Design alu, start of the top module:
module alu #(
    parameter INST_W = 4,
    parameter INT_W  = 6,
    parameter FRAC_W = 10,
    parameter DATA_W = INT_W + FRAC_W
)(
    input                      i_clk,
    input                      i_rst_n,
    input                      i_in_valid,
    output                     o_busy,
    input         [INST_W-1:0] i_inst,
    input  signed [DATA_W-1:0] i_data_a,
    input  signed [DATA_W-1:0] i_data_b,
    output                     o_out_valid,
    output        [DATA_W-1:0] o_data
);
Settings: LEC_CHECK=0, CAP_MARGIN=20, CORE_MARGIN=2, CORE_UTILIZATION=48, SLEW_MARGIN=20; clock period 4.44 ns.
run.sh (not shown) runs the stock make flow with config.mk's settings and CLKGATE_MAP_FILE=.
The starting point ran to the end with violations: setup timing.
==> next run, changes <==
- CORE_UTILIZATION: 48 -> 66
- CTS_CLUSTER_DIAMETER: unset -> 223
- MAX_ROUTING_LAYER: unset -> met4
- clock period: 4.44 -> 7.4 ns (I/O delays scaled with it)
=> This time the run produced a layout that fails on capacitance limit, slew limit, setup timing; power falls by well over a third; cell area drops by a little under a tenth; clock-buffer cell count shrinks by 4.
==> next run, changes <==
- CORE_UTILIZATION: 66 -> 65
- CTS_CLUSTER_DIAMETER: 223 -> 227
- MAX_ROUTING_LAYER: met4 -> unset
- SETUP_SLACK_MARGIN: unset -> -0.37
- clock period: 7.4 -> 6.69 ns (I/O delays scaled with it)
Result: With this change the flow did not get past global routing (5_1_grt), error GRT-0232. Synthesized cell count does not change. Area after synthesis is unchanged. Die size grows by 1.5%.
==> next run, changes <==
- CORE_UTILIZATION: 65 -> 58
- CTS_CLUSTER_DIAMETER: 227 -> unset
- SETUP_SLACK_MARGIN: -0.37 -> unset
- clock period: 6.69 -> 7.4 ns (I/O delays scaled with it)
Effect:
- With this change the flow completed, yet does not pass: setup timing
- synthesized area stays the same
- synthesized cell count does not change
- die area went up by 12%


## run A
The RTL this note starts from:
==> flow/design.v <==
module alu #(
    parameter INST_W = 4,
    parameter INT_W  = 6,
    parameter FRAC_W = 10,
    parameter DATA_W = INT_W + FRAC_W
)(
    input                      i_clk,
    input                      i_rst_n,
    input                      i_in_valid,
    output                     o_busy,
    input         [INST_W-1:0] i_inst,
    input  signed [DATA_W-1:0] i_data_a,
    input  signed [DATA_W-1:0] i_data_b,
    output                     o_out_valid,
    output        [DATA_W-1:0] o_data
);
    localparam ADD = 4'b0000,
	       	   SUB = 4'b0001,
	           MUL = 4'b0010,
	           ACC = 4'b0011,
	           SOFTPLUS = 4'b0100,
	       	   XOR = 4'b0101,
	       	   RS = 4'b0110,
	           LR = 4'b0111,
	           CNTZERO = 4'b1000,
	           RMATCH = 4'b1001,
			   DIV3 = 16'b0101_0101_0101_0101,  
			   DIV9 = 16'b0001_1100_0111_0001,
			   BUSY = 1;
	reg signed [DATA_W-1:0] i_data_a_R;
	reg signed [DATA_W-1:0] i_data_b_R;
	reg signed [DATA_W-1:0] o_data_R;
	reg		   [DATA_W-1:0] o_data_lock;
	reg	       [INST_W-1:0]	op;
	reg		   				o_busy_R;
	reg						valid_R;
	reg					    valid_lock;
	reg	signed [31:0]       mul_o;
	reg						mul_busy;
	reg						mul_valid;
	reg						mem_rst;
	reg						acc_valid;
	reg signed [DATA_W:0] add_ext1;
	reg signed [DATA_W:0] sub_ext1;
	reg signed [DATA_W*2-1:0] tmp;
	reg mul_cnt;
	reg 	   [3:0] idx;
	reg signed [DATA_W+3:0] acc_mem[15:0];
	reg signed [DATA_W+3:0] acc_tmp;
	reg 	   [DATA_W-1:0] tmp_lr;
	reg		   [4:0] zcnt;
	reg					fnd;
	reg 	   [DATA_W-4:0] match4;
	integer i;
	integer k;
	assign o_data = o_data_lock;
	assign o_busy = o_busy_R;
	assign o_out_valid = valid_lock;
	function automatic [DATA_W-1:0] rnd32_sat16;
		input [DATA_W*2-1:0] x;
		reg carry;
		reg [DATA_W*2-FRAC_W+1:0] round;		
		begin
			carry = x[FRAC_W-1];
			round = $signed({x[DATA_W*2-1], x[(DATA_W*2-1)-:22]}) + carry;
			rnd32_sat16 = (round[(DATA_W*2-FRAC_W)-:8] == {8{1'b0}} || round[(DATA_W*2-FRAC_W)-:8] == {8{1'b1}})? round[0+:16]: {round[DATA_W*2-FRAC_W], {15{!round[DATA_W*2-FRAC_W]}}};
		end	
	endfunction
	function automatic [DATA_W-1:0] rnd32_sat16_sh4;
		input [DATA_W*2-1:0] x;
		reg carry;
		reg [DATA_W*2-FRAC_W:0] round;
		reg [DATA_W*2-1:0] shift;		
		begin
			shift = x >> 6;
			carry = shift[FRAC_W-1];
			round = $signed({shift[DATA_W*2-1], shift[(DATA_W*2-1)-:22]}) + carry;
			rnd32_sat16_sh4 = (round[(DATA_W*2-FRAC_W)-:8] == {8{1'b0}} || round[(DATA_W*2-FRAC_W)-:8] == {8{1'b1}})? round[0+:16]: {round[DATA_W*2-FRAC_W], {15{!round[DATA_W*2-FRAC_W]}}};
		end	
	endfunction
	function automatic [DATA_W-1:0] sat_ext1;
		input [DATA_W:0] ext1;
		begin
			sat_ext1 = (ext1[DATA_W:DATA_W-1] == 2'b00 || ext1[DATA_W:DATA_W-1] == 2'b11)? ext1[DATA_W-1:0]: {ext1[DATA_W], {15{!ext1[DATA_W]}}};
		end
	endfunction
	function automatic [DATA_W-1:0] softplus;
		input signed [DATA_W-1:0] x;
		reg signed [DATA_W*2-1:0] sf_tmp;
		begin
			if(x >= 2048) begin
				softplus = x;
			end else if((x >= 0) && (x < 2048)) begin
				sf_tmp = $signed($signed({{x[DATA_W-1]}, x[0+:14], {1'b0}}) + 2048) * DIV3;
				softplus = rnd32_sat16_sh4(sf_tmp);
			end else if((x >= -1024) && (x < 0)) begin
				sf_tmp = $signed(x + 2048) * DIV3;
				softplus = rnd32_sat16_sh4(sf_tmp);
			end else if((x >= -2048) && (x < -1024)) begin
				sf_tmp = $signed($signed({{x[DATA_W-1]}, x[0+:14], {1'b0}}) + 5120) * DIV9;
				softplus = rnd32_sat16_sh4(sf_tmp);
			end else if((x >= -3072) && (x < -2048)) begin
				sf_tmp = $signed(x + 3072) * DIV9;
				softplus = rnd32_sat16_sh4(sf_tmp);
			end else if(x < -3072) begin
				softplus = 0;
			end else begin
				softplus = 0;
			end
		end
	endfunction
	always@(*) begin
		add_ext1 = 0;
		sub_ext1 = 0;
		mul_o = 0;
		acc_tmp = 0;
		zcnt = 0;
		match4 = 0;
		i = 0;
		case(op)
			ADD: begin
				add_ext1 = {i_data_a_R[DATA_W-1], i_data_a_R} + {i_data_b_R[DATA_W-1], i_data_b_R};
				o_data_R = sat_ext1(add_ext1);
			end
			SUB: begin
				sub_ext1 = {i_data_a_R[DATA_W-1], i_data_a_R} - {i_data_b_R[DATA_W-1], i_data_b_R};
				o_data_R = sat_ext1(sub_ext1);
			end
			MUL: begin
				mul_o = i_data_a_R * i_data_b_R;
				o_data_R = rnd32_sat16(mul_o);
			end
			ACC: begin 			
				acc_tmp = {{1'b0}, acc_mem[idx]} + {{4{i_data_b_R[DATA_W-1]}}, i_data_b_R};
				o_data_R = (acc_tmp[(DATA_W+3)-:5] == {5{1'b0}} || acc_tmp[(DATA_W+3)-:5] == {5{1'b1}})? acc_tmp[(DATA_W-1)-:16]: {acc_tmp[DATA_W+3], {15{!acc_tmp[DATA_W+3]}}};
			end
			SOFTPLUS: o_data_R = softplus(i_data_a_R);
			XOR: o_data_R = i_data_a_R ^ i_data_b_R;
			RS: o_data_R = i_data_a_R >>> i_data_b_R;
			LR: o_data_R = (i_data_a_R >> (DATA_W - i_data_b_R)) ^ (i_data_a_R << i_data_b_R);
			CNTZERO: begin
				zcnt = 0;
				for(i = 0; i < DATA_W; i = i + 1) begin
					if(i_data_a_R[i] && 1) zcnt = ((DATA_W-1) - i);
				end
				o_data_R = {{11{1'b0}}, zcnt};
			end
			RMATCH: begin
				for(i = 0; i <= DATA_W-4; i = i + 1) begin
					match4[i] = (i_data_a_R[i+:4] == i_data_b_R[(DATA_W-1-i)-:4]);
				end
				o_data_R = {{3{1'b0}}, match4};
			end
			default: o_data_R = 0;
		endcase
	end
	always@(*) begin
		idx = i_data_a_R[0+:4];
	end
    always@(posedge i_clk or negedge i_rst_n) begin
    	if(!i_rst_n) begin
			for(k = 0; k < 16; k = k + 1) begin
				acc_mem[k] <= 0;
			end
		end else if(op == ACC) begin
			acc_mem[idx] <= acc_mem[idx] + {{4{i_data_b_R[DATA_W-1]}}, i_data_b_R};
		end
	end
    always@(posedge i_clk or negedge i_rst_n) begin
    	if(!i_rst_n) begin
			i_data_a_R <= 0;
			i_data_b_R <= 0;
			op <= 0;		
		end else if(i_in_valid) begin
			i_data_a_R <= i_data_a;
			i_data_b_R <= i_data_b;
			op <= i_inst;
		end else begin
			i_data_a_R <= 0;
			i_data_b_R <= 0;
			op <= op;
		end           
    end
	always@(posedge i_clk or negedge i_rst_n) begin
    	if(!i_rst_n) begin
    		o_busy_R <= 0;
    	end else if(i_in_valid) begin
    		o_busy_R <= 1;
    	end else if(valid_R) begin
    		o_busy_R <= 0;
    	end else begin
    		o_busy_R <= 0;
    	end
    end
	always@(posedge i_clk or negedge i_rst_n) begin
    	if(!i_rst_n) begin
    		valid_R <= 0;
    	end else if(i_in_valid) begin
    		valid_R <= 1;
    	end else begin
    		valid_R <= 0;
    	end
    end
	always@(posedge i_clk or negedge i_rst_n) begin
    	if(!i_rst_n) begin
			o_data_lock <= 0;
		end else if(valid_R) begin
			o_data_lock <= o_data_R;
		end else begin
			o_data_lock <= 0;
		end           
    end
    always@(posedge i_clk or negedge i_rst_n) begin
    	if(!i_rst_n) begin
    		valid_lock <= 0;
    	end else if(valid_R) begin
    		valid_lock <= 1;
    	end else begin
    		valid_lock <= 0;
    	end
    end
endmodule
Settings: LEC_CHECK=0, CAP_MARGIN=20, CORE_MARGIN=2, CORE_UTILIZATION=40, SETUP_SLACK_MARGIN=0.45, SLEW_MARGIN=20; clock period 8.39 ns.
Input changes introduced in run B (baseline for comparison: run A):
Settings: CORE_UTILIZATION: 40 -> 72; SETUP_SLACK_MARGIN: 0.45 -> unset; PLACE_DENSITY: unset -> 0.67; the clock period (ns, I/O delays scaled along): 8.39 -> 7.32.
From run A to run B, deepest level of the CTS H-tree did not move at all. In the tables for run B and run A, die footprint reads higher with run A. Initial cell density of the core for run B: 32 points up relative to run A. Going from run A to run B, number of post-CTS setup repair buffers moved up; net count after synthesis level; synthesized cell count level; cell count listed in synth_stat.txt level; site row count moved down. Compared with run A, run B shows number of cells after detailed placement that has gone down by a few percent. Higher placeable core region among run B and run A: run A. Re adder-cell share of the synthesized area: no difference whatsoever between run A and run B. Seen in the log of run B: GRT-0232 during global routing, after which the run never completed.
What run C does differently from run B at the input level:
Settings: PLACE_DENSITY removed (was 0.67); CORE_UTILIZATION changed from 72 to 16; the clock period (ns, I/O delays scaled along) changed from 7.32 to 8.39.
==> results <==
The flow ran to completion for all of run B and run C but run B, which stopped partway. When the final numbers for run C and run B were put side by side, the number of setup buffers added after CTS turned out to be greater in run B. Re maximum level of the CTS H-tree: no difference whatsoever between run C and run B. As far as chip area in the Yosys report goes, run C and run B are indistinguishable; the numbers are identical. When run C is set beside run B, its core utilization before placement turns out to be 56 points smaller. Per the comparison of run C with run B, die extent in x +about 110%; die size rose by 0.24 sq mm; number of clock buffers inserted by TritonCTS went up 5. Number of placement rows (run C over run B): increase, about 110%.
### run C -> run D
Settings: changing CORE_UTILIZATION from 16 to 40.
--- outcome ---
- Relative to run C, the final clock skew of run D is lower by 41 ps.
- Relative to run C, area of the multi-input gates increased by about 0.56% in run D.
- Comparing run D and run C, the higher antenna cell count was measured on run C.
- Worst hold margin delta (run C -> run D): insignificant
- STATUS post-detailed-routing wire length: run D loses against run C
- Diff run C..run D | multi-input logic cell count | unchanged
- Slew at the pin with the worst max-slew slack, run D and run C, lower one = run D.
- Total of clock buffers placed in the layout is higher on run C
- For final cell count, dividing the value from run D by the value from run C gives 0.76.
- Relative to run C, tapcell count decreased by 2483 in run D.
No activity file was given, so power comes from the tool's default toggle rates.
